==> design.v <==
module FAdd(
    input rst,
    input clk,
    input  [31:0]               a,
    input  [31:0]               b,
    output reg [31:0]           c,
    output reg [2:0]           state
);
    parameter NAN = 32'b01111111100000000000000000000001;  
    parameter ZERO = 32'b0;  
    wire a_s = a[31];
    wire b_s = b[31];
    wire [7:0] a_e = a[30:23];
    wire [7:0] b_e = b[30:23];
    wire [22:0] a_m = a[22:0];
    wire [22:0] b_m = b[22:0];
    wire a_e_max = a_e == 8'b11111111;
    wire b_e_max = b_e == 8'b11111111;
    wire a_e_min = a_e == 8'b0;
    wire b_e_min = b_e == 8'b0;
    wire a_m_min = a_m == 23'b0;
    wire b_m_min = b_m == 23'b0;
    wire a_inf = a_e_max & a_m_min;
    wire b_inf = b_e_max & b_m_min;
    wire a_nan = a_e_max & ~a_m_min;
    wire b_nan = b_e_max & ~b_m_min;
    wire a_zero = a_e_min & a_m_min;
    wire b_zero = b_e_min & b_m_min;
    wire a_denorm = a_e_min & ~a_m_min;
    wire b_denorm = b_e_min & ~b_m_min;
    wire inverse = (a_s ^ b_s) & (a_e == b_e) & (a_m == b_m);
    wire special_case = a_nan | b_nan | a_inf | b_inf | a_zero | b_zero | inverse;
    wire [31:0] special_output = (a_nan | b_nan) ? NAN :
    a_inf ? ((b_inf & (a_s ^ b_s)) ? NAN : a) :
    b_inf ? b :
    a_zero ? ((b_zero & (a_s ^ b_s) ? ZERO : b)) :
    b_zero ? a :
    inverse ? ZERO : 32'hffffffff;
    reg a_sign;
    reg b_sign;
    reg [26:0] a_add;
    reg [26:0] b_add;
    reg [7:0] a_exp;
    reg [7:0] b_exp;
    parameter READ = 3'd0,
    ALIGN = 3'd1,
    ADD = 3'd2,
    NORM = 3'd3,
    DENORM = 3'd4,
    ROUND = 3'd5,
    PACK = 3'd6,
    OUTPUT = 3'd7;
    reg c_sign;
    reg[27:0] c_add;
    reg[7:0] c_exp;
always @(posedge clk) begin
if (!rst) begin
    state <= READ;
end
else begin
case (state)
READ: begin
    a_sign <= a_s;
    b_sign <= b_s;
    a_add <= {~a_denorm, a_m, 3'b0};
    b_add <= {~b_denorm, b_m, 3'b0};
    a_exp <= a_denorm ? 8'b1 : a_e;
    b_exp <= b_denorm ? 8'b1 : b_e;
    c <= special_output;
    state <= special_case ? OUTPUT : ALIGN;
end
ALIGN: begin
    if (a_exp > b_exp) begin
        b_exp <= b_exp + 1;
        b_add <= b_add >> 1;
        b_add[0] <= b_add[0] | b_add[1];  
    end else if (a_exp < b_exp) begin
        a_exp <= a_exp + 1;
        a_add <= a_add >> 1;
        a_add[0] <= a_add[0] | a_add[1];
    end else begin
        state <= ADD;
    end
end
ADD: begin
    c_exp <= a_exp;
    if (a_sign == b_sign) begin
        c_add <= a_add + b_add;
        c_sign <= a_sign;
    end else if (a_add > b_add) begin
        c_add <= a_add - b_add;
        c_sign <= a_sign;
    end else begin
        c_add <= b_add - a_add;
        c_sign <= b_sign;
    end
    state <= NORM;
end
NORM: begin
    if (c_add[27]) begin  
        c_exp <= c_exp + 1;
        c_add <= c_add >> 1;
        c_add[0] <= c_add[0] | c_add[1];
    end else if (~c_add[26] & c_exp != 8'b0) begin  
        c_exp <= c_exp - 1;
        c_add <= c_add << 1;
    end else begin
        state <= DENORM;
    end
end
DENORM: begin
    if (c_exp == 8'b0) begin  
        c_exp <= c_exp + 1;
        c_add <= c_add >> 1;
        c_add[0] <= c_add[0] | c_add[1];
    end
    state <= ROUND;
end
ROUND: begin
    if (c_add[2] & (c_add[1] | c_add[0] | c_add[3])) begin
        c_add <= c_add + 4'b1000;
    end
    state <= PACK;
end
PACK: begin
    c[31] <= c_sign;
    c[22:0] <= c_add[25:3];
    if (c_exp == 8'b11111111) begin  
        c[30:0] <= {8'b11111111, 23'b0};
    end else if (c_add[27]) begin  
        c[30:23] <= c_exp + 1;
    end else if (~c_add[26]) begin  
        c[30:23] <= c_exp - 1;
    end else begin
        c[30:23] <= c_exp;
    end
    state <= OUTPUT;
end
OUTPUT: begin
end
endcase
end
end
endmodule
==> run.sh <==
#!/bin/bash
# the make line also repeats each setting of config.mk as NAME=value (left out here)
make -C /OpenROAD-flow-scripts/flow DESIGN_CONFIG=/design/flow/config.mk WORK_HOME=/design/flow/orfs CLKGATE_MAP_FILE= finish
==> config.mk <==
export PLATFORM = sky130hd
export DESIGN_NAME = FAdd
export DESIGN_NICKNAME = FAdd
export VERILOG_FILES = /design/flow/design.v
export SDC_FILE = /design/flow/constraint.sdc
export NUM_CORES = 4
export LEC_CHECK = 0
export ABC_AREA = 0
export CAP_MARGIN = 20
export CELL_PAD_IN_SITES_DETAIL_PLACEMENT = 2
export CORE_MARGIN = 2
export CORE_UTILIZATION = 47
export MAX_ROUTING_LAYER = met5
export SETUP_SLACK_MARGIN = 0.64
export SLEW_MARGIN = 20
export TNS_END_PERCENT = 100
==> constraint.sdc <==
create_clock -name core_clock -period 2.97 [get_ports {clk}]
set_input_delay 0.5940 -clock core_clock [delete_from_list [all_inputs] [get_ports {clk}]]
set_output_delay 0.5940 -clock core_clock [all_outputs]
set_load 0.01 [all_outputs]
==> out/summary.txt, run 1 <==
most frequently used cell type in the post-synthesis netlist: sky130_fd_sc_hd__nand2_1
synth cell count leaders: sky130_fd_sc_hd__nand2_1 (170), sky130_fd_sc_hd__edfxtp_1 (141), sky130_fd_sc_hd__o21ai_0 (131)
Synth area leaders: sky130_fd_sc_hd__edfxtp_1 (32%), sky130_fd_sc_hd__ha_1 (9.2%), sky130_fd_sc_hd__o21ai_0 (5.0%)
async set-or-reset flop fraction in the synthesized netlist: 0%
XOR/XNOR Area Share: 6.18%
share of synthesized cell area in and-or and or-and compound cells: 25.0%
most frequently used flop master after synthesis: sky130_fd_sc_hd__edfxtp_1
total die area: 29100 sq um
total cells reported by yosys after synthesis: 1542
post-synthesis cell area: 13000 sq um
Starting Density: 48.1%
Die X: 171 microns
Top cell area share: 32.5%
share of synthesized area occupied by flip-flops and latches: 32.9%
floorplan core area: 27100 sq um
number of standard-cell rows in the floorplan: 60
yosys synthesis warning count: 1
buffers added on ports: 100
mean instance size in the synthesized netlist: 8.45 sq um
distinct cell type count after synthesis: 80
Yosys reg bits: 144
area share of and/or/nand/nor cells after synthesis: 18.4%
adder-cell share of the synthesized area: 9.67%
Fail Step: 3_5_place_dp
Dominant combinational family: AND-OR/OR-AND gates
Mapped Cells: 1542
MUX area fraction: 1.81%
number of nets produced by synthesis: 1707
final weighted congestion of routability-driven global placement: 1.07
number of enable-type register cells in the synthesized netlist: 141
error text reported by the tool: [ERROR DPL-0033] detailed placement checks failed during check placement.
outcome: aborted with a tool error
I/O pin count: 101
post-synth top area cell: sky130_fd_sc_hd__edfxtp_1
die height: 171 microns
chip area line of the yosys report: 13000 sq um
-- metrics by stage --
stage	cells	cell area [sq um]
2_1_floorplan	1542	13400
3_3_place_gp	2315	17500
==> inputs of run 2 (changes only) <==
Settings changed: ABC_AREA 0 to not set, CELL_PAD_IN_SITES_DETAIL_PLACEMENT 2 to not set, CORE_UTILIZATION 47 to 72, CTS_CLUSTER_DIAMETER set to 28, MAX_ROUTING_LAYER met5 to not set, SETUP_SLACK_MARGIN 0.64 to 0.56, TNS_END_PERCENT 100 to 5.
Clock period 2.97 ns to 4.2 ns, I/O delays scaled along.
==> run 2 against run 1 <==
Net effect:
- now clean on timing, DRC and antenna
- synthesized area did not move
- synthesized cell count stayed put
- die size shrank 34%
==> out/summary.txt, run 2 <==
summed area of non-filler cells in the final layout: 15500 sq um
Mapped Cells: 1542
Starting Density: 73.1%
destination of the critical timing path: c_add[25]$_DFFE_PP_
Log Warnings: 87
worst IR drop on VDD: 0.327 mV
total combinational power: 0.00367 W
library cell used as clock root buffer: sky130_fd_sc_hd__clkbuf_16
minimum clock period after layout: 3830 ps
outcome: timing/DRC/antenna clean
Die X: 139 microns
setup_tns: 0 ps
CP Class: reg2reg
maximum number of pins on one net before global-route repair: 90
post-synthesis cell area: 13000 sq um
most frequently used flop master after synthesis: sky130_fd_sc_hd__edfxtp_1
family with the most delay on the worst path: AND-OR/OR-AND gates
total routed wirelength: 49.4 mm
CP max FO: 9
unrepaired setup endpoints after global routing: yes
first-pass GRT wire length: 74.6 mm
final core occ: 86.9%
P_seq: 0.00219 W
yosys synthesis warning count: 1
chip area line of the yosys report: 13000 sq um
global routing usage summed across all routing layers: 49.8%
top power consumer group: combinational cells
cells traversed along the worst timing path: ha_1 -> buf_4 -> and4_1 -> nand3_1 -> a311oi_1 -> nor3_1 -> buf_4 -> o211ai_1 -> a221o_1 -> mux2i_1 -> mux2i_1 -> nand3_1
clock transition at the registers of the reported paths: 60 ps
XOR/XNOR Area Share: 6.18%
internal power of the cells: 0.00417 W
number of nets produced by synthesis: 1707
path class of the lowest-slack min-delay path: reg2reg
most frequently used cell type in the post-synthesis netlist: sky130_fd_sc_hd__nand2_1
Worst-Margin Slew: 1160 ps
global route total overflow: 0
ratio of routed vias to standard cells: 7.45
worst hold path endpoint: c[31]$_DFFE_PP_
Critical Path Max Stage Delay: 590 ps
number of standard-cell rows in the floorplan: 49
MUX area fraction: 1.81%
sequential cell fraction of total power: 29.6%
clock network fraction of total power: 20.7%
Power per Cell Area: 477 nW/um^2
quantity of hold-fixing buffers added after cts: 0
clk sink count: 144
net switching power of the design: 0.00322 W
area post-placement: 14700 sq um
adder-cell share of the synthesized area: 9.67%
Required @ worst endpoint: 4370 ps
end of the worst register-to-register path: c_add[25]$_DFFE_PP_
total die area: 19200 sq um
Sequential Area: 4290 sq um
number of buffers between clock root and the deepest sink: 2
Setup crit start: b_add[12]$_DFFE_PP_
Top cell area share: 32.5%
Yosys reg bits: 144
HP Start: c_sign$_DFFE_PP_
power consumed by the clock network: 0.00153 W
slowest cell on the critical path: sky130_fd_sc_hd__a311oi_1
Gate power share: 49.7%
number of buffers created by CTS: 17
max_cap viols: 0
worst clock skew on the final layout: 13.9 ps
startpoint of the worst register-to-register path: b_add[12]$_DFFE_PP_
Final setup viols: 0
DRC violations left: 0
achievable frequency: 261 MHz
via count of the first global-routing pass: 13500
clock insertion delay at the later pin of the skew report: 450 ps
Final ANT Viol Nets: 0
kind of start point of the critical path: flip-flop
floorplan core area: 17800 sq um
switching power as a share of total power: 43.6%
total cells reported by yosys after synthesis: 1542
area growth from synthesis to layout: 18.9%
distinct cell type count after synthesis: 80
Max Slew Vio Count: 0
share of synthesized cell area in and-or and or-and compound cells: 25.0%
count of TritonRoute iterations in the first routing pass: 12
total number of vias: 14200
worst path bufs/invs: 2
number of enable-type register cells in the synthesized netlist: 141
final weighted congestion of routability-driven global placement: 1.15
combinational gate area: 8240 sq um
post-layout period usage: 91.2%
I/O pin count: 101
number of nets in the layout: 1830
mean instance size in the synthesized netlist: 8.45 sq um
number of design-rule violations left by the first detailed-router iteration: 2407
post-layout total power: 0.00739 W
slack of the worst reg-to-reg path: 370 ps
WL/cell: 25.9 microns
buffers added on ports: 100
Slew Limit Headroom: 22.7%
die height: 139 microns
Worst Hold Depth: 2
Crit path arrival time: 4000 ps
post-synth top area cell: sky130_fd_sc_hd__edfxtp_1
final tally of hold violations: 0
cell leakage power: 6.23 nW
crit end category: flip-flop
share of synthesized area occupied by flip-flops and latches: 32.9%
level count of the clock H-tree: 4
async set-or-reset flop fraction in the synthesized netlist: 0%
cell depth of the worst flop-to-flop path: 12
antenna violations before repair: 1
synth cell count leaders: sky130_fd_sc_hd__nand2_1 (170), sky130_fd_sc_hd__edfxtp_1 (141), sky130_fd_sc_hd__o21ai_0 (131)
Detailed Place HPWL: 36.0 mm
TritonCTS clock tree: built
Dominant combinational family: AND-OR/OR-AND gates
filler instances: 936
area share of and/or/nand/nor cells after synthesis: 18.4%
Synth area leaders: sky130_fd_sc_hd__edfxtp_1 (32%), sky130_fd_sc_hd__ha_1 (9.2%), sky130_fd_sc_hd__o21ai_0 (5.0%)
cell count along the critical path: 12
## run 2: cell type report
class | count | area share, %
Clock inverter | 13 | 0.896
Multi-Input combinational cell | 1208 | 53.1
Tap cell | 229 | 1.85
Timing Repair Buffer | 195 | 11.2
Sequential cell | 144 | 27.7
Clock buffer | 18 | 2.77
Antenna cell | 1 | 0.0161
Inverter | 99 | 2.41
## run 2: routing by layer
layer / wire length, microns / GRT usage [%] / vias to the layer above / share of wire (%)
met3: 7920 / 15.1 / 414 / 16
met4: 4130 / 32.7 / 2 / 8.3
met5: 11 / 0 / - / 0.022
met1: 16300 / 62.2 / 6405 / 33
li1: - / - / 5956 / -
met2: 21100 / 75.1 / 1421 / 43
## run 2: what timing repair did
action | 4_1_cts | 5_1_grt
gates cloned | 0 | 1
resized | 10 | 27
setup buffers | 3 | 4
pin swaps | 0 | 6
endpoints found under the setup margin | 25 | 77
## run 2: per-stage QoR
step | hold slack (ps) | setup slack (ps) | cells
2_1_floorplan | 545 | 616 | 1542
3_3_place_gp | 580 | 259 | 1867
3_5_place_dp | 581 | 191 | 1867
4_1_cts | 595 | 550 | 1901
5_1_grt | 632 | 353 | 1906
6_report | 593 | 371 | 1907
==> inputs of run 3 (changes only) <==
Settings changed: ABC_AREA set to 0, CORE_UTILIZATION 72 to 62, CTS_CLUSTER_DIAMETER 28 to not set, SETUP_SLACK_MARGIN 0.56 to not set, TNS_END_PERCENT 5 to not set.
Clock period 4.2 ns to 3.06 ns, I/O delays scaled along.
==> run 3 against run 2 <==
Net effect:
- now fails the layout checks on negative setup slack
- synthesized cell count unchanged
- critical path depth down 2
- largest cell class unchanged
- first-iteration DRC count grew 64%
==> out/summary.txt, run 3 <==
Required @ worst endpoint: 3390 ps
total combinational power: 0.00767 W
post-synth top area cell: sky130_fd_sc_hd__edfxtp_1
total die area: 22200 sq um
destination of the critical timing path: c[2]$_DFFE_PP_
number of standard-cell rows in the floorplan: 53
DRC violations left: 0
clock insertion delay at the later pin of the skew report: 480 ps
most frequently used flop master after synthesis: sky130_fd_sc_hd__edfxtp_1
CP Class: in2reg
Dominant combinational family: AND-OR/OR-AND gates
setup_tns: -14970 ps
number of design-rule violations left by the first detailed-router iteration: 3957
most numerous cell on the critical path: sky130_fd_sc_hd__buf_4
die height: 149 microns
total number of vias: 16600
share of synthesized area occupied by flip-flops and latches: 32.9%
path class of the lowest-slack min-delay path: reg2reg
worst hold path endpoint: c_add[1]$_DFFE_PP_
crit end category: flip-flop
Top cell area share: 32.5%
cells traversed along the worst timing path: clkdlybuf4s50_1 -> nor4_2 -> buf_4 -> nand4_1 -> buf_4 -> nor4_2 -> nor2_1 -> buf_4 -> o21ai_0 -> a22o_1
max_cap viols: 0
Final ANT Viol Nets: 0
Log Warnings: 88
level count of the clock H-tree: 4
P_seq: 0.00294 W
Gate power share: 59.6%
library cell used as clock root buffer: sky130_fd_sc_hd__clkbuf_16
Setup crit start: a[22]
first-pass GRT wire length: 81.4 mm
final tally of hold violations: 0
top power consumer group: combinational cells
clock transition at the registers of the reported paths: 70 ps
maximum number of pins on one net before global-route repair: 73
buffers added on ports: 100
minimum clock period after layout: 3960 ps
total routed wirelength: 65.1 mm
family with the most delay on the worst path: AND-OR/OR-AND gates
MUX area fraction: 1.81%
worst IR drop on VDD: 0.571 mV
post-layout period usage: 129%
count of TritonRoute iterations in the first routing pass: 23
total cells reported by yosys after synthesis: 1542
slowest cell on the critical path: sky130_fd_sc_hd__o21ai_0
SO Viols: negative setup slack
area growth from synthesis to layout: 44.5%
Mapped Cells: 1542
clk sink count: 144
Yosys reg bits: 144
number of enable-type register cells in the synthesized netlist: 141
cell count along the critical path: 10
fin worst setup slack: -899 ps
adder-cell share of the synthesized area: 9.67%
Power per Cell Area: 682 nW/um^2
Detailed Place HPWL: 38.6 mm
antenna violations before repair: 6
WL/cell: 29.0 microns
area share of and/or/nand/nor cells after synthesis: 18.4%
final core occ: 90.5%
synth cell count leaders: sky130_fd_sc_hd__nand2_1 (170), sky130_fd_sc_hd__edfxtp_1 (141), sky130_fd_sc_hd__o21ai_0 (131)
global route total overflow: 0
XOR/XNOR Area Share: 6.18%
Max Slew Vio Count: 0
cell depth of the worst flop-to-flop path: 14
net switching power of the design: 0.00584 W
unrepaired setup endpoints after global routing: yes
cell leakage power: 7.80 nW
Worst Hold Depth: 2
internal power of the cells: 0.00702 W
Final setup viols: 34
global routing usage summed across all routing layers: 48.3%
final weighted congestion of routability-driven global placement: 1.12
TritonCTS clock tree: built
Critical Path Max Stage Delay: 1100 ps
mean instance size in the synthesized netlist: 8.45 sq um
most frequently used cell type in the post-synthesis netlist: sky130_fd_sc_hd__nand2_1
via count of the first global-routing pass: 14700
Starting Density: 62.6%
worst clock skew on the final layout: 16.8 ps
I/O pin count: 101
achievable frequency: 253 MHz
switching power as a share of total power: 45.4%
number of nets in the layout: 2114
quantity of hold-fixing buffers added after cts: 0
Worst-Margin Slew: 1410 ps
slack of the worst reg-to-reg path: -700 ps
distinct cell type count after synthesis: 80
end of the worst register-to-register path: c_add[24]$_DFFE_PP_
Synth area leaders: sky130_fd_sc_hd__edfxtp_1 (32%), sky130_fd_sc_hd__ha_1 (9.2%), sky130_fd_sc_hd__o21ai_0 (5.0%)
number of nets produced by synthesis: 1707
sequential cell fraction of total power: 22.9%
Crit path arrival time: 4290 ps
pre-CTS setup slack: -473 ps
post-synthesis cell area: 13000 sq um
HP Start: c_add[2]$_DFFE_PP_
yosys synthesis warning count: 1
async set-or-reset flop fraction in the synthesized netlist: 0%
CP max FO: 11
share of synthesized cell area in and-or and or-and compound cells: 25.0%
power consumed by the clock network: 0.00225 W
kind of start point of the critical path: primary input
number of buffers created by CTS: 17
Die X: 149 microns
Slew Limit Headroom: 4.85%
ratio of routed vias to standard cells: 7.39
floorplan core area: 20800 sq um
number of buffers between clock root and the deepest sink: 2
clock network fraction of total power: 17.5%
chip area line of the yosys report: 13000 sq um
minimum hold slack: 662 ps
outcome: finished with violations
startpoint of the worst register-to-register path: b_add[4]$_DFFE_PP_
worst path bufs/invs: 4
-- run 3: repair_timing --
action | in CTS | in global routing
setup endpoints to repair | 27 | 90
cloned | 3 | 0
pin swaps | 35 | 45
resized | 71 | 137
setup buffers | 10 | 24
-- run 3: through the flow --
stage	power, W	cells	instance area (sq um)
after detailed placement	0.00854	2169	16900
after CTS	0.0112	2213	18000
after floorplan	0.00621	1542	13200
after global routing	0.0131	2238	18800
after global placement	0.00837	2169	16900
final	0.0129	2242	18800
-- run 3: area by class of cell --
type | count | area, sq um
antenna | 5 | 12.5
clock buffer | 17 | 425
clock inverter | 15 | 163
fill | 919 | 1980
inverter | 99 | 382
multi-input combinational | 1207 | 9120
sequential | 144 | 4290
tap | 275 | 344
timing repair buffer | 480 | 4100
-- run 3: routing by layer --
metal,GRT usage (%),vias to the layer above,share of wire (%)
met5,0,-,0.68
met4,29.5,14,11
met3,16.7,798,17
met2,75.3,1862,41
met1,57.6,7349,31
li1,-,6543,-
==> inputs of run 4 (changes only) <==
Settings changed: CAP_MARGIN 20 to 5, CELL_PAD_IN_SITES_DETAIL_PLACEMENT set to 2, CORE_ASPECT_RATIO set to 0.89, CORE_MARGIN 2 to 8, CORE_UTILIZATION 62 to 45, CTS_CLUSTER_DIAMETER set to 190, GPL_TIMING_DRIVEN set to 0, HOLD_SLACK_MARGIN set to 0.3, MAX_ROUTING_LAYER set to met4, SETUP_SLACK_MARGIN set to 0.21, TNS_END_PERCENT set to 10.
Clock period 3.06 ns to 4.56 ns, I/O delays scaled along.
==> run 4 against run 3 <==
Net effect:
- largest cell class unchanged
- combinational power is 47% lower
- clock skew rose by 6.2 ps
- critical endpoint is now c_add[24]$_DFFE_PP_
- register-to-register slack improved by 600 ps
- the layout still fails its checks (negative setup slack)
- cell area decreased by 18%
- via count shrank 3.1%
- global-route usage decreased by 0.29 points
==> out/summary.txt, run 4 <==
library cell used as clock root buffer: sky130_fd_sc_hd__clkbuf_16
cell depth of the worst flop-to-flop path: 11
worst path bufs/invs: 0
Log Warnings: 86
total cells reported by yosys after synthesis: 1542
DRC violations left: 0
level count of the clock H-tree: 4
XOR/XNOR Area Share: 6.18%
fin worst setup slack: -96.4 ps
Max Slew Vio Count: 0
top power consumer group: combinational cells
achievable frequency: 215 MHz
number of buffers created by CTS: 17
Yosys reg bits: 144
count of TritonRoute iterations in the first routing pass: 9
area share of and/or/nand/nor cells after synthesis: 18.4%
cell leakage power: 5.95 nW
max_cap viols: 0
Setup crit start: a_add[0]$_DFFE_PP_
maximum number of pins on one net before global-route repair: 25
most frequently used cell type in the post-synthesis netlist: sky130_fd_sc_hd__nand2_1
SO Viols: negative setup slack
cells traversed along the worst timing path: ha_1 -> fa_1 -> nor2b_1 -> o21ai_0 -> a21boi_0 -> o31ai_1 -> a21boi_0 -> nor3_1 -> a2111oi_1 -> nor3_1 -> o31ai_1
total routed wirelength: 82.7 mm
number of standard-cell rows in the floorplan: 58
destination of the critical timing path: c_add[24]$_DFFE_PP_
first-pass GRT wire length: 120 mm
power consumed by the clock network: 0.00162 W
Slew Limit Headroom: 21.4%
share of synthesized cell area in and-or and or-and compound cells: 25.0%
pre-CTS setup slack: -87.3 ps
via count of the first global-routing pass: 17000
post-synthesis cell area: 13000 sq um
crit end category: flip-flop
clk sink count: 144
worst hold path endpoint: c_add[0]$_DFFE_PP_
CP Class: reg2reg
Dominant combinational family: AND-OR/OR-AND gates
outcome: finished with violations
CP max FO: 4
I/O pin count: 101
final tally of hold violations: 0
startpoint of the worst register-to-register path: a_add[0]$_DFFE_PP_
Top cell area share: 32.5%
P_seq: 0.00202 W
post-synth top area cell: sky130_fd_sc_hd__edfxtp_1
cell count along the critical path: 11
clock insertion delay at the later pin of the skew report: 490 ps
most frequently used flop master after synthesis: sky130_fd_sc_hd__edfxtp_1
kind of start point of the critical path: flip-flop
Die X: 196 microns
Power per Cell Area: 503 nW/um^2
number of buffers between clock root and the deepest sink: 2
sequential cell fraction of total power: 26.2%
Final setup viols: 12
minimum clock period after layout: 4660 ps
final core occ: 54.2%
Synth area leaders: sky130_fd_sc_hd__edfxtp_1 (32%), sky130_fd_sc_hd__ha_1 (9.2%), sky130_fd_sc_hd__o21ai_0 (5.0%)
total number of vias: 16100
global route total overflow: 0
Worst-Margin Slew: 1170 ps
TritonCTS clock tree: built
net switching power of the design: 0.00390 W
clock network fraction of total power: 20.9%
filler instances: 2974
family with the most delay on the worst path: AND-OR/OR-AND gates
synth cell count leaders: sky130_fd_sc_hd__nand2_1 (170), sky130_fd_sc_hd__edfxtp_1 (141), sky130_fd_sc_hd__o21ai_0 (131)
total combinational power: 0.00409 W
internal power of the cells: 0.00383 W
adder-cell share of the synthesized area: 9.67%
Crit path arrival time: 4950 ps
Final ANT Viol Nets: 0
number of nets in the layout: 1834
antenna violations before repair: 2
chip area line of the yosys report: 13000 sq um
distinct cell type count after synthesis: 80
switching power as a share of total power: 50.5%
Required @ worst endpoint: 4860 ps
clock transition at the registers of the reported paths: 90 ps
yosys synthesis warning count: 1
worst clock skew on the final layout: 23.0 ps
quantity of hold-fixing buffers added after cts: 0
global routing usage summed across all routing layers: 48.0%
slowest cell on the critical path: sky130_fd_sc_hd__a21boi_0
HP Start: c_add[1]$_DFFE_PP_
share of synthesized area occupied by flip-flops and latches: 32.9%
Gate power share: 52.9%
mean instance size in the synthesized netlist: 8.45 sq um
die height: 177 microns
Detailed Place HPWL: 55.0 mm
async set-or-reset flop fraction in the synthesized netlist: 0%
Starting Density: 45.9%
number of design-rule violations left by the first detailed-router iteration: 2897
final weighted congestion of routability-driven global placement: 1.03
worst IR drop on VDD: 0.333 mV
path class of the lowest-slack min-delay path: reg2reg
buffers added on ports: 100
end of the worst register-to-register path: c_add[24]$_DFFE_PP_
floorplan core area: 28400 sq um
number of nets produced by synthesis: 1707
Critical Path Max Stage Delay: 820 ps
total die area: 34700 sq um
post-layout period usage: 102%
unrepaired setup endpoints after global routing: yes
WL/cell: 39.9 microns
slack of the worst reg-to-reg path: -100 ps
area growth from synthesis to layout: 17.9%
Worst Hold Depth: 2
number of enable-type register cells in the synthesized netlist: 141
Mapped Cells: 1542
ratio of routed vias to standard cells: 7.74
MUX area fraction: 1.81%
## run 4: layout make-up
class / instances / area [sq um] / area share [%]
Buffer: 92 / 418 / 2.72
Multi-Input combinational cell: 1207 / 8040 / 52.3
Timing Repair Buffer: 108 / 1140 / 7.45
Tap cell: 390 / 488 / 3.18
Clock buffer: 18 / 439 / 2.86
Inverter: 99 / 373 / 2.43
Antenna cell: 1 / 2.50 / 0.0163
Sequential cell: 144 / 4290 / 27.9
Clock inverter: 14 / 169 / 1.10
## run 4: routing by layer
layer / part of all wire [%] / wire length, microns / global-route usage, % / vias to the layer above
met2: 43 / 35300 / 71.0 / 1591
li1: - / - / - / 5978
met4: 9.5 / 7860 / 36.8 / 0
met1: 35 / 28700 / 54.0 / 7826
met5: 0 / 0 / - / -
met3: 13 / 10900 / 14.8 / 658
## run 4: timing repair
action,CTS,global route
setup endpoints to repair,37,55
hold endpoints to repair,0,0
resized,7,11
pin swaps,1,1
buffers inserted,0,1
## run 4: stage by stage
| step | total power [W] | instances | setup TNS, ps | instance area, sq um | hold slack [ps] |
|---|---|---|---|---|---|
| 2_1_floorplan | 0.00405 | 1542 | 0 | 13000 | 545 |
| 3_3_place_gp | 0.00513 | 2032 | -115200 | 14500 | 612 |
| 3_5_place_dp | 0.00550 | 2039 | -485 | 14700 | 629 |
| 4_1_cts | 0.00736 | 2071 | 0 | 15300 | 674 |
| 5_1_grt | 0.00776 | 2073 | 0 | 15400 | 705 |
| 6_report | 0.00773 | 2073 | -684 | 15400 | 686 |
==> inputs of run 5 (changes only) <==
Settings changed: ABC_AREA 0 to not set, CAP_MARGIN 5 to 20, CELL_PAD_IN_SITES_DETAIL_PLACEMENT 2 to not set, CORE_ASPECT_RATIO 0.89 to 1.03, CORE_MARGIN 8 to 2, CORE_UTILIZATION 45 to 65, CTS_CLUSTER_DIAMETER 190 to 302, GPL_ROUTABILITY_DRIVEN set to 1, GPL_TIMING_DRIVEN 0 to not set, HOLD_SLACK_MARGIN 0.3 to not set, MIN_ROUTING_LAYER set to met1, SETUP_SLACK_MARGIN 0.21 to 0.19, TNS_END_PERCENT 10 to 5.
Clock period 4.56 ns to 1.63 ns, I/O delays scaled along.
==> run 5 against run 4 <==
Net effect:
- synthesized area unchanged
- the run now fails in 4_1_cts
- synthesized cell count unchanged
- die size decreased by 39%
==> out/summary.txt, run 5 <==
async set-or-reset flop fraction in the synthesized netlist: 0%
area share of and/or/nand/nor cells after synthesis: 18.4%
share of synthesized cell area in and-or and or-and compound cells: 25.0%
Mapped Cells: 1542
buffers added on ports: 100
distinct cell type count after synthesis: 80
MUX area fraction: 1.81%
adder-cell share of the synthesized area: 9.67%
share of synthesized area occupied by flip-flops and latches: 32.9%
most frequently used cell type in the post-synthesis netlist: sky130_fd_sc_hd__nand2_1
number of nets produced by synthesis: 1707
die height: 148 microns
Detailed Place HPWL: 46.3 mm
outcome: aborted with a tool error
post-synthesis cell area: 13000 sq um
yosys synthesis warning count: 1
mean instance size in the synthesized netlist: 8.45 sq um
I/O pin count: 101
final weighted congestion of routability-driven global placement: 1.20
synth cell count leaders: sky130_fd_sc_hd__nand2_1 (170), sky130_fd_sc_hd__edfxtp_1 (141), sky130_fd_sc_hd__o21ai_0 (131)
total cells reported by yosys after synthesis: 1542
Synth area leaders: sky130_fd_sc_hd__edfxtp_1 (32%), sky130_fd_sc_hd__ha_1 (9.2%), sky130_fd_sc_hd__o21ai_0 (5.0%)
chip area line of the yosys report: 13000 sq um
Yosys reg bits: 144
Top cell area share: 32.5%
number of enable-type register cells in the synthesized netlist: 141
most frequently used flop master after synthesis: sky130_fd_sc_hd__edfxtp_1
number of standard-cell rows in the floorplan: 52
pre-CTS setup slack: -2040 ps
XOR/XNOR Area Share: 6.18%
Dominant combinational family: AND-OR/OR-AND gates
floorplan core area: 19600 sq um
Die X: 144 microns
post-synth top area cell: sky130_fd_sc_hd__edfxtp_1
error text reported by the tool: [ERROR DPL-0038] Utilization greater than 100%, impossible to legalize
area post-placement: 18400 sq um
total die area: 21200 sq um
Fail Step: 4_1_cts
Starting Density: 66.4%
-- run 5: through the flow --
stage                     TNS [ps]  hold WS, ps  instances
after global placement     -188720          503       2368
after floorplan            -217910          425       1542
after detailed placement   -210020          577       2368
==> inputs of run 6 (changes only) <==
Settings changed: CORE_MARGIN 2 to 3, CORE_UTILIZATION 65 to 40, CTS_CLUSTER_DIAMETER 302 to 396, CTS_CLUSTER_SIZE set to 99, MAX_ROUTING_LAYER met4 to not set, PLACE_DENSITY_LB_ADDON set to 0.27, SETUP_SLACK_MARGIN 0.19 to -0.26, TNS_END_PERCENT 5 to not set.
Clock period 1.63 ns to 3.3 ns, I/O delays scaled along.
==> run 6 against run 5 <==
Net effect:
- synthesized cell count is the same
- die size up 64%
- synthesized area unchanged
- now fails the layout checks on negative setup slack
==> out/summary.txt, run 6 <==
chip area line of the yosys report: 13000 sq um
sequential cell fraction of total power: 26.4%
Starting Density: 40.9%
first-pass GRT wire length: 79.0 mm
Mapped Cells: 1542
destination of the critical timing path: c_add[13]$_DFFE_PP_
TritonCTS clock tree: built
worst IR drop on VDD: 0.335 mV
minimum hold slack: 615 ps
Slew Limit Headroom: 36.3%
cell depth of the worst flop-to-flop path: 14
SO Viols: negative setup slack
total cells reported by yosys after synthesis: 1542
max_cap viols: 0
clock insertion delay at the later pin of the skew report: 450 ps
number of nets in the layout: 2072
library cell used as clock root buffer: sky130_fd_sc_hd__clkbuf_16
end of the worst register-to-register path: c_add[13]$_DFFE_PP_
number of enable-type register cells in the synthesized netlist: 141
number of buffers created by CTS: 17
net switching power of the design: 0.00414 W
Final ANT Viol Nets: 0
mean instance size in the synthesized netlist: 8.45 sq um
fin worst setup slack: -180 ps
cell leakage power: 7.38 nW
clock transition at the registers of the reported paths: 70 ps
Ant. Diodes: 0
pre-CTS setup slack: -392 ps
filler instances: 2976
worst clock skew on the final layout: 7.43 ps
share of synthesized cell area in and-or and or-and compound cells: 25.0%
antenna violations before repair: 0
Yosys reg bits: 144
post-layout total power: 0.0102 W
Crit path arrival time: 3680 ps
XOR/XNOR Area Share: 6.18%
Synth area leaders: sky130_fd_sc_hd__edfxtp_1 (32%), sky130_fd_sc_hd__ha_1 (9.2%), sky130_fd_sc_hd__o21ai_0 (5.0%)
final core occ: 55.4%
Max Slew Vio Count: 0
path class of the lowest-slack min-delay path: reg2reg
Log Warnings: 84
switching power as a share of total power: 40.8%
number of buffers between clock root and the deepest sink: 2
HP Start: c_sign$_DFFE_PP_
power consumed by the clock network: 0.00200 W
kind of start point of the critical path: flip-flop
buffers added on ports: 100
post-layout period usage: 105%
combinational gate area: 8260 sq um
via count of the first global-routing pass: 13100
clock network fraction of total power: 19.7%
clk sink count: 144
crit end category: flip-flop
Setup crit start: b_add[13]$_DFFE_PP_
CP Class: reg2reg
area growth from synthesis to layout: 35.3%
total routed wirelength: 52.3 mm
number of standard-cell rows in the floorplan: 66
cell count along the critical path: 14
die height: 189 microns
unrepaired setup endpoints after global routing: yes
MUX area fraction: 1.81%
slowest cell on the critical path: sky130_fd_sc_hd__edfxtp_1
worst hold path endpoint: c[31]$_DFFE_PP_
Worst-Margin Slew: 951 ps
DRC violations left: 0
Critical Path Max Stage Delay: 440 ps
share of synthesized area occupied by flip-flops and latches: 32.9%
startpoint of the worst register-to-register path: b_add[13]$_DFFE_PP_
global route total overflow: 0
number of nets produced by synthesis: 1707
distinct cell type count after synthesis: 80
achievable frequency: 287 MHz
P_seq: 0.00268 W
post-synth top area cell: sky130_fd_sc_hd__edfxtp_1
Gate power share: 53.9%
final weighted congestion of routability-driven global placement: 0.970
post-synthesis cell area: 13000 sq um
Worst Hold Depth: 2
non-filler cells, final: 2328
Top cell area share: 32.5%
internal power of the cells: 0.00601 W
floorplan core area: 31900 sq um
maximum number of pins on one net before global-route repair: 65
most frequently used cell type in the post-synthesis netlist: sky130_fd_sc_hd__nand2_1
synth cell count leaders: sky130_fd_sc_hd__nand2_1 (170), sky130_fd_sc_hd__edfxtp_1 (141), sky130_fd_sc_hd__o21ai_0 (131)
Power per Cell Area: 576 nW/um^2
WL/cell: 22.5 microns
number of design-rule violations left by the first detailed-router iteration: 1380
placed cell count: 2292
CP max FO: 11
minimum clock period after layout: 3480 ps
yosys synthesis warning count: 1
ratio of routed vias to standard cells: 5.84
slack of the worst reg-to-reg path: -180 ps
Dominant combinational family: AND-OR/OR-AND gates
Sequential Area: 4290 sq um
most frequently used flop master after synthesis: sky130_fd_sc_hd__edfxtp_1
outcome: finished with violations
most numerous cell on the critical path: sky130_fd_sc_hd__buf_4
total number of vias: 13600
area share of and/or/nand/nor cells after synthesis: 18.4%
total die area: 34800 sq um
top power consumer group: combinational cells
final tally of hold violations: 0
global routing usage summed across all routing layers: 29.8%
total combinational power: 0.00547 W
I/O pin count: 101
Die X: 184 microns
count of TritonRoute iterations in the first routing pass: 9
Required @ worst endpoint: 3500 ps
cells traversed along the worst timing path: buf_4 -> inv_1 -> ha_2 -> a211oi_1 -> o31a_1 -> a2111oi_4 -> nor2_2 -> buf_4 -> a31o_4 -> buf_12 -> a221oi_2 -> o311ai_2 -> a21o_1 -> a41o_1
adder-cell share of the synthesized area: 9.67%
level count of the clock H-tree: 4
worst path bufs/invs: 4
Final setup viols: 39
family with the most delay on the worst path: AND-OR/OR-AND gates
Detailed Place HPWL: 42.3 mm
async set-or-reset flop fraction in the synthesized netlist: 0%
## run 6: metrics by stage
| step | area [sq um] | setup TNS, ps |
|---|---|---|
| detailed placement | 16800 | -10200 |
| global route | 17600 | -10040 |
| CTS | 17400 | -3810 |
| floorplan | 13000 | -16430 |
| global placement | 16800 | -8480 |
| finish | 17600 | -2360 |
## run 6: layout make-up
type,count,area share [%]
clock inverters,13,0.865
repair buffers,438,20.5
inverters,99,2.11
multi-input cells,1207,46.8
well taps,408,2.89
flip-flops and latches,144,24.3
clock buffers,19,2.45
## run 6: timing repair
action,4_1_cts,5_1_grt
endpoints found under the setup margin,1,21
pin swaps,0,17
setup buffers,0,5
hold buffers,0,0
gates resized,1,45
## run 6: layer usage
layer  global-route usage [%]  wire, microns  share of wire, %  up-vias
met5                        0              0                 0        -
met4                     9.57           1590               3.0        0
met3                     3.50           3480               6.7       75
met2                     47.8          24100                46      589
met1                     41.9          23200                44     6499
li1                         -              -                 -     6440
==> inputs of run 7 (changes only) <==
Settings changed: ABC_AREA set to 1, CORE_ASPECT_RATIO 1.03 to 0.5, CORE_MARGIN 3 to 2, CORE_UTILIZATION 40 to 72, CTS_CLUSTER_DIAMETER 396 to 394, CTS_CLUSTER_SIZE 99 to 98, GPL_ROUTABILITY_DRIVEN 1 to not set, MIN_ROUTING_LAYER met1 to not set, PLACE_DENSITY set to 0.86, PLACE_DENSITY_LB_ADDON 0.27 to not set, SETUP_SLACK_MARGIN -0.26 to 0.42, TNS_END_PERCENT set to 5.
Clock period 3.3 ns to 2.05 ns, I/O delays scaled along.
==> run 7 against run 6 <==
Net effect:
- the run now fails in 4_1_cts
- synthesized area up 20%
- synthesized cell count up 63%
- die size down 34%
==> out/summary.txt, run 7 <==
chip area line of the yosys report: 15600 sq um
area post-placement: 20500 sq um
final weighted congestion of routability-driven global placement: 1.22
share of synthesized cell area in and-or and or-and compound cells: 11.6%
total die area: 23000 sq um
area share of and/or/nand/nor cells after synthesis: 36.0%
outcome: aborted with a tool error
Starting Density: 72.7%
buffers added on ports: 100
adder-cell share of the synthesized area: 8.07%
most frequently used flop master after synthesis: sky130_fd_sc_hd__edfxtp_1
number of enable-type register cells in the synthesized netlist: 141
XOR/XNOR Area Share: 3.69%
most frequently used cell type in the post-synthesis netlist: sky130_fd_sc_hd__nand2_1
Mapped Cells: 2514
I/O pin count: 101
total cells reported by yosys after synthesis: 2514
async set-or-reset flop fraction in the synthesized netlist: 0%
synth cell count leaders: sky130_fd_sc_hd__nand2_1 (926), sky130_fd_sc_hd__inv_1 (423), sky130_fd_sc_hd__nor2_1 (155)
yosys synthesis warning count: 1
post-synth top area cell: sky130_fd_sc_hd__edfxtp_1
floorplan core area: 21500 sq um
Fail Step: 4_1_cts
Die X: 212 microns
Dominant combinational family: simple AND/OR/NAND/NOR gates
Detailed Place HPWL: 60.0 mm
number of standard-cell rows in the floorplan: 38
distinct cell type count after synthesis: 49
MUX area fraction: 0%
post-synthesis cell area: 15600 sq um
share of synthesized area occupied by flip-flops and latches: 27.5%
Top cell area share: 27.1%
number of nets produced by synthesis: 2679
error text reported by the tool: [ERROR DPL-0038] Utilization greater than 100%, impossible to legalize
Synth area leaders: sky130_fd_sc_hd__edfxtp_1 (27%), sky130_fd_sc_hd__nand2_1 (22%), sky130_fd_sc_hd__inv_1 (10%)
die height: 108 microns
mean instance size in the synthesized netlist: 6.21 sq um
Yosys reg bits: 144
## run 7: metrics by stage
stage	util [%]	hold slack (ps)	std cells	worst slack (ps)
3_5_place_dp	95.6	549	3319	-843
3_3_place_gp	95.6	548	3319	-654
2_1_floorplan	-	494	2514	-387
==> inputs of run 8 (changes only) <==
Settings changed: ABC_AREA 1 to not set, CORE_ASPECT_RATIO 0.5 to not set, CORE_UTILIZATION 72 to 70, CTS_CLUSTER_DIAMETER 394 to 389, CTS_CLUSTER_SIZE 98 to 14, PLACE_DENSITY 0.86 to not set, SETUP_SLACK_MARGIN 0.42 to -0.34, TNS_END_PERCENT 5 to not set.
Clock period 2.05 ns to 4.16 ns, I/O delays scaled along.
==> run 8 against run 7 <==
Net effect:
- now fails the layout checks on negative setup slack
- die size fell by 14%
- synthesized cell count fell by 39%
- synthesized area fell by 17%
==> out/summary.txt, run 8 <==
outcome: finished with violations
SO Viols: negative setup slack
antenna violations before repair: 3
non-filler cells, final: 1877
mean instance size in the synthesized netlist: 8.45 sq um
Yosys reg bits: 144
ratio of routed vias to standard cells: 7.40
final tally of hold violations: 0
level count of the clock H-tree: 4
I/O pin count: 101
combinational gate area: 8040 sq um
destination of the critical timing path: c_add[18]$_DFFE_PP_
number of buffers between clock root and the deepest sink: 2
filler instances: 1146
floorplan core area: 18100 sq um
HP Start: c_sign$_DFFE_PP_
slowest cell on the critical path: sky130_fd_sc_hd__or4_1
Max Slew Vio Count: 0
clock insertion delay at the later pin of the skew report: 450 ps
switching power as a share of total power: 43.4%
number of standard-cell rows in the floorplan: 49
minimum hold slack: 609 ps
internal power of the cells: 0.00412 W
worst clock skew on the final layout: 11.5 ps
Final ANT Viol Nets: 0
Setup crit start: a_add[10]$_DFFE_PP_
total number of vias: 13900
count of buffers added by post-CTS timing repair for setup: 0
WL/cell: 25.2 microns
TritonCTS clock tree: built
async set-or-reset flop fraction in the synthesized netlist: 0%
kind of start point of the critical path: flip-flop
final weighted congestion of routability-driven global placement: 1.19
setup_tns: -539 ps
minimum clock period after layout: 4260 ps
chip area line of the yosys report: 13000 sq um
via count of the first global-routing pass: 12900
global route total overflow: 0
most frequently used cell type in the post-synthesis netlist: sky130_fd_sc_hd__nand2_1
top power consumer group: combinational cells
die height: 140 microns
number of nets in the layout: 1800
Crit path arrival time: 4440 ps
summed area of non-filler cells in the final layout: 15100 sq um
cells traversed along the worst timing path: inv_1 -> ha_1 -> nand2_1 -> or4_1 -> or4_4 -> clkinv_2 -> a31oi_2 -> buf_4 -> or3_1 -> a31oi_1 -> xor2_1 -> o21ai_1
share of synthesized area occupied by flip-flops and latches: 32.9%
post-CTS sizing: 0
Sequential Area: 4290 sq um
distinct cell type count after synthesis: 80
yosys synthesis warning count: 1
cell depth of the worst flop-to-flop path: 12
Synth area leaders: sky130_fd_sc_hd__edfxtp_1 (32%), sky130_fd_sc_hd__ha_1 (9.2%), sky130_fd_sc_hd__o21ai_0 (5.0%)
clk sink count: 144
cell count along the critical path: 12
slack of the worst reg-to-reg path: -100 ps
adder-cell share of the synthesized area: 9.67%
clock network fraction of total power: 21.7%
area post-placement: 14500 sq um
cell leakage power: 6.04 nW
total combinational power: 0.00349 W
number of nets produced by synthesis: 1707
Power per Cell Area: 482 nW/um^2
Log Warnings: 85
post-layout total power: 0.00728 W
family with the most delay on the worst path: simple AND/OR/NAND/NOR gates
Mapped Cells: 1542
Worst Hold Depth: 2
Final setup viols: 11
post-synth top area cell: sky130_fd_sc_hd__edfxtp_1
net switching power of the design: 0.00316 W
post-layout period usage: 102%
quantity of hold-fixing buffers added after cts: 0
area share of and/or/nand/nor cells after synthesis: 18.4%
number of buffers created by CTS: 17
global routing usage summed across all routing layers: 47.6%
XOR/XNOR Area Share: 6.18%
area growth from synthesis to layout: 15.9%
first-pass GRT wire length: 72.5 mm
Critical Path Max Stage Delay: 720 ps
CP max FO: 12
synth cell count leaders: sky130_fd_sc_hd__nand2_1 (170), sky130_fd_sc_hd__edfxtp_1 (141), sky130_fd_sc_hd__o21ai_0 (131)
achievable frequency: 235 MHz
crit end category: flip-flop
P_seq: 0.00221 W
fin worst setup slack: -103 ps
placed cell count: 1844
Detailed Place HPWL: 35.2 mm
power consumed by the clock network: 0.00158 W
CP Class: reg2reg
Starting Density: 71.8%
sequential cell fraction of total power: 30.3%
Worst-Margin Slew: 1230 ps
worst IR drop on VDD: 0.334 mV
Slew Limit Headroom: 17.2%
total cells reported by yosys after synthesis: 1542
Top cell area share: 32.5%
Dominant combinational family: AND-OR/OR-AND gates
startpoint of the worst register-to-register path: a_add[10]$_DFFE_PP_
worst hold path endpoint: c[31]$_DFFE_PP_
number of enable-type register cells in the synthesized netlist: 141
Required @ worst endpoint: 4340 ps
post-synthesis cell area: 13000 sq um
library cell used as clock root buffer: sky130_fd_sc_hd__clkbuf_16
Die X: 140 microns
most frequently used flop master after synthesis: sky130_fd_sc_hd__edfxtp_1
Gate power share: 48.0%
share of synthesized cell area in and-or and or-and compound cells: 25.0%
clock transition at the registers of the reported paths: 70 ps
end of the worst register-to-register path: c_add[18]$_DFFE_PP_
total die area: 19700 sq um
max_cap viols: 0
MUX area fraction: 1.81%
Ant. Diodes: 0
count of TritonRoute iterations in the first routing pass: 17
DRC violations left: 0
total routed wirelength: 47.4 mm
buffers added on ports: 100
maximum number of pins on one net before global-route repair: 96
number of design-rule violations left by the first detailed-router iteration: 2340
path class of the lowest-slack min-delay path: reg2reg
worst path bufs/invs: 3
==> run 8: layer usage <==
metal | wire length [microns] | part of all wire, % | global-route usage (%) | up-vias
met1 | 16500 | 35 | 62.1 | 6260
met4 | 3030 | 6.4 | 22.8 | 6
li1 | - | - | - | 5899
met3 | 7800 | 16 | 15.4 | 352
met5 | 81 | 0.17 | 2.51 | -
met2 | 20000 | 42 | 71.6 | 1367
==> run 8: cell type report <==
type	count	area share, %
clock inverter	15	1.06
sequential	144	28.4
clock buffer	17	2.82
tap	229	1.90
timing repair buffer	166	10.1
inverter	99	2.47
multi-input combinational	1207	53.2
==> run 8: per-stage QoR <==
stage,utilization [%],setup WS [ps]
2_1_floorplan,-,578
6_report,83.2,-103
3_5_place_dp,79.9,23.2
4_1_cts,83.1,80.7
3_3_place_gp,79.9,174
5_1_grt,83.2,-117
==> inputs of run 9 (changes only) <==
Settings changed: ABC_AREA set to 0, CAP_MARGIN 20 to 10, CELL_PAD_IN_SITES_DETAIL_PLACEMENT set to 0, CORE_ASPECT_RATIO set to 0.89, CORE_MARGIN 2 to 8, CORE_UTILIZATION 70 to 45, CTS_CLUSTER_DIAMETER 389 to 198, CTS_CLUSTER_SIZE 14 to not set, GPL_TIMING_DRIVEN set to 0, HOLD_SLACK_MARGIN set to 0.13, MAX_ROUTING_LAYER set to met5, SETUP_SLACK_MARGIN -0.34 to 0.59, TNS_END_PERCENT set to 10.
Clock period 4.16 ns to 4.56 ns, I/O delays scaled along.
==> run 9 against run 8 <==
Net effect:
- the run now finishes clean
- clock-buffer cell count increased by 3
- final cell count increased by 12%
- clock skew grew 0.51 ps
- hold slack better by 21 ps
- critical path depth grew 2
- setup slack improved by 720 ps
- first-iteration DRC count down 22%
- synthesized cell count stayed put
- routed wire length is 12% higher
- via count is 5.2% lower
- cell area rose by 2.9%
- flip-flop count stayed put
- critical path type unchanged
- largest cell class unchanged
- largest power group unchanged
- highest routed layer is now met4
==> out/summary.txt, run 9 <==
number of standard-cell rows in the floorplan: 58
net switching power of the design: 0.00299 W
total die area: 34700 sq um
clk sink count: 144
startpoint of the worst register-to-register path: b_add[10]$_DFFE_PP_
Final setup viols: 0
buffers added on ports: 100
XOR/XNOR Area Share: 6.18%
Synth area leaders: sky130_fd_sc_hd__edfxtp_1 (32%), sky130_fd_sc_hd__ha_1 (9.2%), sky130_fd_sc_hd__o21ai_0 (5.0%)
share of synthesized area occupied by flip-flops and latches: 32.9%
Top cell area share: 32.5%
cells traversed along the worst timing path: ha_1 -> buf_2 -> nand2_2 -> or4_4 -> or4_4 -> inv_4 -> a31o_1 -> buf_6 -> buf_12 -> buf_12 -> mux2i_1 -> mux2i_1 -> xnor2_1 -> o21ai_1
Power per Cell Area: 442 nW/um^2
via count of the first global-routing pass: 12100
share of synthesized cell area in and-or and or-and compound cells: 25.0%
Slew Limit Headroom: 29.2%
clock network fraction of total power: 21.4%
Crit path arrival time: 4110 ps
Setup crit start: b_add[10]$_DFFE_PP_
Final ANT Viol Nets: 0
number of nets produced by synthesis: 1707
maximum number of pins on one net before global-route repair: 25
CP Class: reg2reg
area share of and/or/nand/nor cells after synthesis: 18.4%
number of design-rule violations left by the first detailed-router iteration: 1828
destination of the critical timing path: c_add[23]$_DFFE_PP_
quantity of hold-fixing buffers added after cts: 0
top power consumer group: combinational cells
switching power as a share of total power: 43.4%
Worst Hold Depth: 2
total combinational power: 0.00344 W
cell depth of the worst flop-to-flop path: 14
outcome: timing/DRC/antenna clean
first-pass GRT wire length: 77.2 mm
worst hold path endpoint: c_sign$_DFFE_PP_
floorplan core area: 28400 sq um
I/O pin count: 101
Required @ worst endpoint: 4720 ps
adder-cell share of the synthesized area: 9.67%
count of TritonRoute iterations in the first routing pass: 6
CP max FO: 10
library cell used as clock root buffer: sky130_fd_sc_hd__clkbuf_16
number of enable-type register cells in the synthesized netlist: 141
die height: 177 microns
Log Warnings: 85
cell leakage power: 6.06 nW
final weighted congestion of routability-driven global placement: 1.01
achievable frequency: 253 MHz
total number of vias: 13200
family with the most delay on the worst path: simple AND/OR/NAND/NOR gates
DRC violations left: 0
async set-or-reset flop fraction in the synthesized netlist: 0%
minimum clock period after layout: 3950 ps
Critical Path Max Stage Delay: 600 ps
placed cell count: 2040
MUX area fraction: 1.81%
worst path bufs/invs: 5
total routed wirelength: 53.0 mm
Starting Density: 45.9%
path class of the lowest-slack min-delay path: reg2reg
P_seq: 0.00196 W
mean instance size in the synthesized netlist: 8.45 sq um
global routing usage summed across all routing layers: 29.6%
cell count along the critical path: 14
Worst-Margin Slew: 1040 ps
number of buffers between clock root and the deepest sink: 2
post-layout period usage: 86.6%
most frequently used flop master after synthesis: sky130_fd_sc_hd__edfxtp_1
max_cap viols: 0
Die X: 196 microns
distinct cell type count after synthesis: 80
chip area line of the yosys report: 13000 sq um
kind of start point of the critical path: flip-flop
internal power of the cells: 0.00389 W
yosys synthesis warning count: 1
Detailed Place HPWL: 42.5 mm
Gate power share: 50.1%
non-filler cells, final: 2095
ratio of routed vias to standard cells: 6.28
Mapped Cells: 1542
clock transition at the registers of the reported paths: 60 ps
slowest cell on the critical path: sky130_fd_sc_hd__or4_4
level count of the clock H-tree: 4
power consumed by the clock network: 0.00147 W
worst IR drop on VDD: 0.298 mV
total cells reported by yosys after synthesis: 1542
post-synth top area cell: sky130_fd_sc_hd__edfxtp_1
Ant. Diodes: 0
global route total overflow: 0
area growth from synthesis to layout: 19.2%
number of nets in the layout: 1857
post-synthesis cell area: 13000 sq um
end of the worst register-to-register path: c_add[23]$_DFFE_PP_
Yosys reg bits: 144
most frequently used cell type in the post-synthesis netlist: sky130_fd_sc_hd__nand2_1
final tally of hold violations: 0
slack of the worst reg-to-reg path: 610 ps
worst clock skew on the final layout: 12.1 ps
crit end category: flip-flop
Max Slew Vio Count: 0
clock insertion delay at the later pin of the skew report: 440 ps
TritonCTS clock tree: built
HP Start: b_sign$_DFFE_PP_
setup_tns: 0 ps
unrepaired setup endpoints after global routing: yes
WL/cell: 25.3 microns
number of buffers created by CTS: 17
synth cell count leaders: sky130_fd_sc_hd__nand2_1 (170), sky130_fd_sc_hd__edfxtp_1 (141), sky130_fd_sc_hd__o21ai_0 (131)
sequential cell fraction of total power: 28.5%
Dominant combinational family: AND-OR/OR-AND gates
antenna violations before repair: 0
## run 9: through the flow
| stage | worst slack (ps) | area [sq um] | hold WS (ps) | total power, W | util (%) |
|---|---|---|---|---|---|
| finish | 612 | 15500 | 630 | 0.00687 | 54.8 |
| global route | 525 | 15500 | 653 | 0.00717 | 54.8 |
| CTS | 567 | 15300 | 633 | 0.00668 | 54.0 |
| detailed placement | 192 | 14700 | 619 | 0.00520 | 51.8 |
| global placement | -1630 | 14500 | 613 | 0.00513 | 51.2 |
| floorplan | 904 | 13000 | 545 | 0.00405 | - |
## run 9: repair_timing
action / 4_1_cts / 5_1_grt
setup endpoints to repair: 34 / 41
pin swaps: 1 / 6
gates resized: 2 / 21
endpoints found under the hold margin: 0 / 0
setup buffers: 3 / 20
## run 9: area by class of cell
cell class	instances	area [sq um]
Tap cell	390	488
Sequential cell	144	4290
Timing Repair Buffer	131	1310
Clock inverter	12	160
Inverter	99	374
Multi-Input combinational cell	1207	8040
Buffer	92	428
Fill cell	2683	12800
Clock buffer	20	437
## run 9: metal layers
| metal | share of wire, % | up-vias | GRT usage (%) |
|---|---|---|---|
| li1 | - | 6020 | - |
| met1 | 44 | 6302 | 43.1 |
| met2 | 42 | 764 | 43.1 |
| met3 | 11 | 72 | 6.47 |
| met4 | 2.4 | 0 | 8.65 |
| met5 | 0 | - | 0 |
==> inputs of run 10 (changes only) <==
Settings changed: ABC_AREA 0 to not set, CAP_MARGIN 10 to 20, CELL_PAD_IN_SITES_DETAIL_PLACEMENT 0 to not set, CORE_ASPECT_RATIO 0.89 to not set, CORE_MARGIN 8 to 2, CORE_UTILIZATION 45 to 66, CTS_CLUSTER_DIAMETER 198 to not set, GPL_TIMING_DRIVEN 0 to not set, HOLD_SLACK_MARGIN 0.13 to not set, MAX_ROUTING_LAYER met5 to not set, SETUP_SLACK_MARGIN 0.59 to 1.94, TNS_END_PERCENT 10 to not set.
Clock period 4.56 ns to 7.32 ns, I/O delays scaled along.
==> run 10 against run 9 <==
Net effect:
- utilization increased by 21 points
- via count increased by 0.87%
- synthesized cell count stayed put
- still clean
- highest routed layer unchanged
- hold slack improved by 5.9 ps
- non-clock buffer count is 109 lower
- sequential share of layout area is 1.5 points higher
- cell area decreased by 5.2%
- clock power is 38% lower
- largest power group unchanged
==> out/summary.txt, run 10 <==
kind of start point of the critical path: flip-flop
TritonCTS clock tree: built
filler instances: 1433
final core occ: 76.0%
most frequently used cell type in the post-synthesis netlist: sky130_fd_sc_hd__nand2_1
slowest cell on the critical path: sky130_fd_sc_hd__or4_1
async set-or-reset flop fraction in the synthesized netlist: 0%
DRC violations left: 0
area share of and/or/nand/nor cells after synthesis: 18.4%
Power per Cell Area: 276 nW/um^2
total combinational power: 0.00190 W
ratio of routed vias to standard cells: 7.13
Critical Path Max Stage Delay: 720 ps
Starting Density: 67.2%
number of standard-cell rows in the floorplan: 51
floorplan core area: 19400 sq um
worst hold path endpoint: c_add[0]$_DFFE_PP_
cell leakage power: 5.79 nW
Required @ worst endpoint: 7620 ps
MUX area fraction: 1.81%
switching power as a share of total power: 43.9%
Detailed Place HPWL: 34.7 mm
P_seq: 0.00125 W
worst clock skew on the final layout: 17.3 ps
total routed wirelength: 47.1 mm
post-layout period usage: 68.1%
Worst-Margin Slew: 1150 ps
final weighted congestion of routability-driven global placement: 1.02
via count of the first global-routing pass: 12100
chip area line of the yosys report: 13000 sq um
Synth area leaders: sky130_fd_sc_hd__edfxtp_1 (32%), sky130_fd_sc_hd__ha_1 (9.2%), sky130_fd_sc_hd__o21ai_0 (5.0%)
number of nets in the layout: 1748
startpoint of the worst register-to-register path: a_add[10]$_DFFE_PP_
first-pass GRT wire length: 70.2 mm
number of design-rule violations left by the first detailed-router iteration: 2389
WL/cell: 25.3 microns
CP max FO: 16
distinct cell type count after synthesis: 80
CP Class: reg2reg
minimum clock period after layout: 4990 ps
slack of the worst reg-to-reg path: 2330 ps
level count of the clock H-tree: 4
worst IR drop on VDD: 0.188 mV
max_cap viols: 0
Dominant combinational family: AND-OR/OR-AND gates
outcome: timing/DRC/antenna clean
post-CTS sizing: 0
Worst Hold Depth: 2
net switching power of the design: 0.00178 W
cell depth of the worst flop-to-flop path: 12
quantity of hold-fixing buffers added after cts: 0
count of buffers added by post-CTS timing repair for setup: 0
XOR/XNOR Area Share: 6.18%
cell count along the critical path: 12
most frequently used flop master after synthesis: sky130_fd_sc_hd__edfxtp_1
Final setup viols: 0
HP Start: c_add[1]$_DFFE_PP_
mean instance size in the synthesized netlist: 8.45 sq um
Ant. Diodes: 0
total number of vias: 13300
top power consumer group: combinational cells
end of the worst register-to-register path: c_add[8]$_DFFE_PP_
cells traversed along the worst timing path: inv_1 -> ha_1 -> nand2_1 -> or4_1 -> or4_4 -> clkinv_2 -> a31o_1 -> buf_4 -> mux2i_1 -> o311ai_1 -> o311a_1 -> o21ai_1
Mapped Cells: 1542
number of nets produced by synthesis: 1707
share of synthesized cell area in and-or and or-and compound cells: 25.0%
worst path bufs/invs: 3
total cells reported by yosys after synthesis: 1542
clk sink count: 144
setup_tns: 0 ps
antenna violations before repair: 0
Top cell area share: 32.5%
achievable frequency: 201 MHz
Log Warnings: 85
total die area: 20900 sq um
clock transition at the registers of the reported paths: 70 ps
power consumed by the clock network: 0.000911 W
family with the most delay on the worst path: simple AND/OR/NAND/NOR gates
share of synthesized area occupied by flip-flops and latches: 32.9%
yosys synthesis warning count: 1
Die X: 145 microns
I/O pin count: 101
Max Slew Vio Count: 0
Slew Limit Headroom: 23.4%
Yosys reg bits: 144
Final ANT Viol Nets: 0
Setup crit start: a_add[10]$_DFFE_PP_
unrepaired setup endpoints after global routing: no
final tally of hold violations: 0
area growth from synthesis to layout: 13.0%
clock insertion delay at the later pin of the skew report: 450 ps
post-synth top area cell: sky130_fd_sc_hd__edfxtp_1
Crit path arrival time: 5290 ps
global route total overflow: 0
number of buffers between clock root and the deepest sink: 2
synth cell count leaders: sky130_fd_sc_hd__nand2_1 (170), sky130_fd_sc_hd__edfxtp_1 (141), sky130_fd_sc_hd__o21ai_0 (131)
global routing usage summed across all routing layers: 45.2%
crit end category: flip-flop
number of buffers created by CTS: 17
internal power of the cells: 0.00228 W
minimum hold slack: 636 ps
destination of the critical timing path: c_add[8]$_DFFE_PP_
library cell used as clock root buffer: sky130_fd_sc_hd__clkbuf_16
post-synthesis cell area: 13000 sq um
die height: 145 microns
buffers added on ports: 100
clock network fraction of total power: 22.4%
Gate power share: 46.8%
count of TritonRoute iterations in the first routing pass: 9
adder-cell share of the synthesized area: 9.67%
sequential cell fraction of total power: 30.8%
number of enable-type register cells in the synthesized netlist: 141
maximum number of pins on one net before global-route repair: 75
path class of the lowest-slack min-delay path: reg2reg
[run 10: final cells by class]
| class | count | area [sq um] | area share [%] |
|---|---|---|---|
| Clock inverter | 14 | 158 | 1.07 |
| Tap cell | 265 | 332 | 2.25 |
| Clock buffer | 18 | 429 | 2.91 |
| Sequential cell | 144 | 4290 | 29.1 |
| Inverter | 99 | 373 | 2.53 |
| Timing Repair Buffer | 114 | 1110 | 7.51 |
| Multi-Input combinational cell | 1207 | 8040 | 54.6 |
[run 10: layer usage]
metal  share of wire (%)  track usage [%]
met5                   0                0
met4                 5.4             19.3
met3                  15             12.0
met2                  44             69.8
met1                  36             60.1
[run 10: through the flow]
| stage | std cells | cell area [sq um] | power, W | worst slack [ps] |
|---|---|---|---|---|
| 6_report | 1861 | 14700 | 0.00407 | 2330 |
| 3_3_place_gp | 1829 | 14100 | 0.00300 | 2310 |
| 3_5_place_dp | 1829 | 14100 | 0.00305 | 2250 |
| 2_1_floorplan | 1542 | 13000 | 0.00252 | 3110 |
| 4_1_cts | 1861 | 14700 | 0.00396 | 2600 |
| 5_1_grt | 1861 | 14700 | 0.00422 | 2320 |
==> inputs of run 11 (changes only) <==
Settings changed: CORE_UTILIZATION 66 to 40, CTS_CLUSTER_DIAMETER set to 304, CTS_CLUSTER_SIZE set to 98, SETUP_SLACK_MARGIN 1.94 to 2.88.
Clock period 7.32 ns to 10.0 ns, I/O delays scaled along.
==> run 11 against run 10 <==
Net effect:
- synthesized cell count unchanged
- critical endpoint is now c[5]$_DFFE_PP_
- clock skew decreased by 2.7 ps
- die size increased by 63%
- largest cell class unchanged
==> out/summary.txt, run 11 <==
library cell used as clock root buffer: sky130_fd_sc_hd__clkbuf_16
Final setup viols: 0
share of synthesized area occupied by flip-flops and latches: 32.9%
adder-cell share of the synthesized area: 9.67%
number of enable-type register cells in the synthesized netlist: 141
destination of the critical timing path: c[5]$_DFFE_PP_
total number of vias: 12600
net switching power of the design: 0.00130 W
clock network fraction of total power: 22.3%
Setup crit start: b[17]
cell count along the critical path: 8
filler instances: 3138
post-layout period usage: 52.7%
CP max FO: 35
die height: 185 microns
global route total overflow: 0
slowest cell on the critical path: sky130_fd_sc_hd__or3_2
first-pass GRT wire length: 73.2 mm
Detailed Place HPWL: 37.4 mm
Slew Limit Headroom: 16.6%
maximum number of pins on one net before global-route repair: 74
setup_tns: 0 ps
cells traversed along the worst timing path: clkdlybuf4s50_1 -> nor4_1 -> nand4_1 -> or3_2 -> a221oi_2 -> nor2_2 -> o21ai_0 -> a22o_1
P_seq: 0.000910 W
antenna violations before repair: 2
minimum clock period after layout: 5270 ps
achievable frequency: 190 MHz
cell depth of the worst flop-to-flop path: 12
worst IR drop on VDD: 0.130 mV
total die area: 34100 sq um
post-synth top area cell: sky130_fd_sc_hd__edfxtp_1
max_cap viols: 0
total routed wirelength: 48.7 mm
via count of the first global-routing pass: 11900
Worst Hold Depth: 2
total combinational power: 0.00136 W
Die X: 185 microns
Required @ worst endpoint: 10330 ps
yosys synthesis warning count: 1
floorplan core area: 32300 sq um
level count of the clock H-tree: 4
Starting Density: 40.4%
quantity of hold-fixing buffers added after cts: 0
number of buffers created by CTS: 17
TritonCTS clock tree: built
XOR/XNOR Area Share: 6.18%
end of the worst register-to-register path: c_add[8]$_DFFE_PP_
internal power of the cells: 0.00163 W
distinct cell type count after synthesis: 80
most frequently used flop master after synthesis: sky130_fd_sc_hd__edfxtp_1
clk sink count: 144
power consumed by the clock network: 0.000653 W
unrepaired setup endpoints after global routing: no
number of standard-cell rows in the floorplan: 66
global routing usage summed across all routing layers: 28.8%
ratio of routed vias to standard cells: 6.20
mean instance size in the synthesized netlist: 8.45 sq um
DRC violations left: 0
HP Start: c_sign$_DFFE_PP_
worst hold path endpoint: c[31]$_DFFE_PP_
final tally of hold violations: 0
count of TritonRoute iterations in the first routing pass: 9
Gate power share: 46.5%
async set-or-reset flop fraction in the synthesized netlist: 0%
cell leakage power: 5.78 nW
kind of start point of the critical path: primary input
chip area line of the yosys report: 13000 sq um
Critical Path Max Stage Delay: 820 ps
family with the most delay on the worst path: simple AND/OR/NAND/NOR gates
number of nets in the layout: 1747
minimum hold slack: 596 ps
clock insertion delay at the later pin of the skew report: 470 ps
count of buffers added by post-CTS timing repair for setup: 0
area growth from synthesis to layout: 14.6%
sequential cell fraction of total power: 31.1%
number of nets produced by synthesis: 1707
switching power as a share of total power: 44.3%
Final ANT Viol Nets: 0
number of design-rule violations left by the first detailed-router iteration: 1532
total cells reported by yosys after synthesis: 1542
Max Slew Vio Count: 0
top power consumer group: combinational cells
buffers added on ports: 100
synth cell count leaders: sky130_fd_sc_hd__nand2_1 (170), sky130_fd_sc_hd__edfxtp_1 (141), sky130_fd_sc_hd__o21ai_0 (131)
worst clock skew on the final layout: 14.6 ps
Synth area leaders: sky130_fd_sc_hd__edfxtp_1 (32%), sky130_fd_sc_hd__ha_1 (9.2%), sky130_fd_sc_hd__o21ai_0 (5.0%)
slack of the worst reg-to-reg path: 5560 ps
clock transition at the registers of the reported paths: 80 ps
share of synthesized cell area in and-or and or-and compound cells: 25.0%
Mapped Cells: 1542
Crit path arrival time: 5600 ps
CP Class: in2reg
final weighted congestion of routability-driven global placement: 1.03
startpoint of the worst register-to-register path: a_add[10]$_DFFE_PP_
MUX area fraction: 1.81%
Log Warnings: 83
Dominant combinational family: AND-OR/OR-AND gates
Yosys reg bits: 144
number of buffers between clock root and the deepest sink: 2
outcome: timing/DRC/antenna clean
I/O pin count: 101
Top cell area share: 32.5%
Worst-Margin Slew: 1250 ps
Power per Cell Area: 196 nW/um^2
area share of and/or/nand/nor cells after synthesis: 18.4%
path class of the lowest-slack min-delay path: reg2reg
WL/cell: 23.9 microns
post-CTS sizing: 0
most frequently used cell type in the post-synthesis netlist: sky130_fd_sc_hd__nand2_1
worst path bufs/invs: 1
crit end category: flip-flop
post-synthesis cell area: 13000 sq um
## run 11: metrics by stage
step / utilization (%) / setup WS [ps] / cell area (sq um) / instances / power (W)
floorplan: - / 5260 / 13000 / 1542 / 0.00185
global placement: 44.5 / 4180 / 14400 / 2004 / 0.00225
detailed placement: 44.5 / 4180 / 14400 / 2004 / 0.00225
CTS: 46.2 / 4670 / 14900 / 2036 / 0.00291
global route: 46.3 / 4610 / 14900 / 2038 / 0.00309
finish: 46.3 / 4730 / 14900 / 2038 / 0.00292
## run 11: layout make-up
cell class | count | area, sq um | area share, %
antenna | 1 | 2.50 | 0.0168
timing repair buffer | 113 | 1100 | 7.34
clock inverter | 15 | 138 | 0.921
multi-input combinational | 1207 | 8060 | 53.9
sequential | 144 | 4290 | 28.7
clock buffer | 17 | 425 | 2.85
tap | 442 | 553 | 3.70
inverter | 99 | 373 | 2.50
## run 11: metal layers
metal | GRT usage [%] | vias to the layer above | share of wire [%]
li1 | - | 5800 | -
met1 | 39.3 | 6140 | 44
met2 | 45.2 | 591 | 45
met3 | 3.91 | 105 | 6.8
met4 | 13.1 | 0 | 4.4
met5 | 0 | - | 0
Power and IR drop assume default switching activity.
